job 101:
==> flow/design.v <==
module ieee754multiplier (
    input logic clk, rst_n,
    input logic [31:0] a_i,
    input logic [31:0] b_i,
    input logic start_i,
    output logic done_o,
    output logic nan_o,
    output logic inifinit_o,
    output logic overflow_o,
    output logic underflow_o,
    output logic [31:0] product_o
);
typedef enum logic[1:0] {
    INITIAL_STATE = 2'b00,
    MULTIPLY_STEP = 2'b01,
    RESULT_VERIFICATION_STEP = 2'b10,
    DONE = 2'b11
} MULTIPLIER_FSM_STATE;
MULTIPLIER_FSM_STATE current_state;
logic [31:0] a_r, b_r;  
logic signal_a, signal_b;
logic [7:0] exponent_a, exponent_b;
logic [23:0] mantissa_a, mantissa_b;  
logic [47:0] mantissa_temp;
logic [9:0] exponent_temp;
logic [31:0] product_r;      
logic [1:0]  exponent_hi_r;  
always_comb begin : MULTIPLIER_COMB_BLOCK
    signal_a = a_r[31];  
    signal_b = b_r[31];  
    exponent_a = a_r[30:23];  
    exponent_b = b_r[30:23];  
    mantissa_a[23] = 1;
    mantissa_a[22:0] = a_r[22:0];   
    mantissa_b[23] = 1;
    mantissa_b[22:0] = b_r[22:0];   
    if (mantissa_a[22-:23] == 0 || mantissa_b[22-:23] == 0) begin  
        mantissa_temp = 0;  
        exponent_temp = 0;  
    end else begin
        mantissa_temp = mantissa_a * mantissa_b;  
        exponent_temp = exponent_a + exponent_b - 127;  
        if (mantissa_temp[47] == 1) begin  
            mantissa_temp = mantissa_temp >> 1;  
            exponent_temp = exponent_temp + 1;  
        end
    end
end
always_ff @(posedge clk, negedge rst_n) begin : MULTIPLIER_FF_BLOCK
    if(!rst_n) begin
        current_state <= INITIAL_STATE;
        a_r <= 32'b0;
        b_r <= 32'b0;
        product_r <= 32'b0;
        exponent_hi_r <= 2'b0;
        done_o <= 1'b0;
        nan_o <= 1'b0;
        inifinit_o <= 1'b0;
        overflow_o <= 1'b0;
        underflow_o <= 1'b0;
        product_o <= 32'b0;
    end else begin
        case (current_state)
            INITIAL_STATE, DONE: begin
                done_o <= 1'b0;
                if (start_i) begin
                    a_r <= a_i;
                    b_r <= b_i;
                    current_state <= MULTIPLY_STEP;
                end else begin
                    current_state <= INITIAL_STATE;
                end
            end
            MULTIPLY_STEP: begin
                product_r[31] <= signal_a ^ signal_b;  
                product_r[30:23] <= exponent_temp[7:0];  
                product_r[22:0] <= mantissa_temp[45:23];  
                exponent_hi_r <= exponent_temp[9:8];
                current_state <= RESULT_VERIFICATION_STEP;
            end
            RESULT_VERIFICATION_STEP: begin
                nan_o <= 1'b0;
                inifinit_o <= 1'b0;
                overflow_o <= 1'b0;
                underflow_o <= 1'b0;
                product_o <= product_r;
                if (product_r[30:23] == 8'hFF && product_r[22:0] != 23'b00) begin
                    nan_o <= 1'b1;
                    product_o <= 32'b00;
                end else if (product_r[30:23] == 8'b11111111 && product_r[22:0] == 23'b0) begin
                    inifinit_o <= 1'b1;
                end else if (exponent_hi_r[0] == 1'b1 || exponent_hi_r[1] == 1'b1) begin
                    overflow_o <= 1'b1;
                    product_o <= 32'h7FFFFFFF;
                end else if (product_r[30:23] == 8'b00000000) begin
                    underflow_o <= 1'b1;
                    product_o <= 32'b00;
                end
                done_o <= 1'b1;
                current_state <= DONE;
            end
        endcase
    end
end
endmodule
export LEC_CHECK = 0
export ABC_AREA = 1
export CAP_MARGIN = 20
export CORE_MARGIN = 2
export CORE_UTILIZATION = 65
export CTS_CLUSTER_SIZE = 95
export SETUP_SLACK_MARGIN = 1.03
export SLEW_MARGIN = 20
export TNS_END_PERCENT = 5
create_clock -name core_clock -period 3.48 [get_ports {clk}]
run.sh (not shown) runs the stock make flow with config.mk's settings and CLKGATE_MAP_FILE=.
Job 101 finished all stages; layout check result: FAIL, due to negative setup slack.
The inputs of job 102 differ from those of job 101 as listed below.
- CORE_UTILIZATION: 65 -> 72
- TNS_END_PERCENT: 5 -> unset
- SETUP_SLACK_MARGIN: 1.03 -> -0.13
- CTS_CLUSTER_DIAMETER: unset -> 363
Notes after the runs:
The higher vertical die dimension of job 102 and job 101 is in job 101.
Summary: with job 101 as the reference, floorplan die width in job 102 moved down by a few percent.
Diff job 101 -> job 102 | number of buffers inserted by post-CTS setup repair | increase of 4
Note that the area of the core recorded for job 102 amounts to 0.911 times the value seen in job 101.
Job 102 did not finish; the tool stopped in global routing (5_1_grt) with error GRT-0232.
Modified inputs, job 103 compared to job 102
- a change of CAP_MARGIN from 20 to 40
- a change of SETUP_SLACK_MARGIN from -0.13 to -0.6
- a deleted ABC_AREA that had been 1
- a deleted CTS_CLUSTER_SIZE that had been 95
- a deleted CTS_CLUSTER_DIAMETER that had been 363
- a change of the clock period (ns, I/O delays scaled along) from 3.48 to 6.22
Notes after the runs:
Ran to the end and failed final checks on negative setup slack: job 103. Per the comparison of job 103 with job 102, cell count listed in synth_stat.txt down 24%; basic-gate share of the synthesized area counting and, or, nand and nor cells lost 6.1 points; standard cell core area down about 7.5%.
Input changes introduced in job 104 (baseline for comparison: job 103):
- changing CORE_UTILIZATION from 72 to 50
- removing SETUP_SLACK_MARGIN (formerly -0.6)
- changing CAP_MARGIN from 40 to 20
- changing the clock period (ns, I/O delays scaled along) from 6.22 to 9.0
Notes after the runs:
- Job 104: full flow OK, the timing, DRC and antenna checks passed
- The flow completed for job 103, but it is not clean: the layout still shows negative setup slack.
- From job 103 to job 104 the numbers moved as follows: global-route wire length before repair shows a reduction of about 17%, period utilization shows a reduction of 31 points.
- Diff job 103 -> job 104 | number of standard cells in the layout, taps in and fillers out | down by a few percent
Setup changes, job 104 to job 105
- swapping 2 for 7 in CORE_MARGIN
- swapping 20 for 0 in CAP_MARGIN
- swapping 50 for 72 in CORE_UTILIZATION
- putting TNS_END_PERCENT at 15 where nothing was set
- putting CORE_ASPECT_RATIO at 0.5 where nothing was set
- putting PLACE_DENSITY_LB_ADDON at 0.23 where nothing was set
[summary]
- Against job 104, achievable clock frequency in job 105 fell slightly.
- Compared with job 104, job 105 shows met2 layer usage reported by global route higher by 6.6 points.
- Job 104 → job 105: die area dropped about 22%; number of instances on the worst hold path barely changed.
- Wire length of the first global-routing pass was lower in the run labelled job 105.
- For the final period demand of the worst path, job 105 came in 0.077 ns higher than job 104 did.
- In the tables for job 104 and job 105, number of antenna violations at the first check in global routing reads lower with job 105.
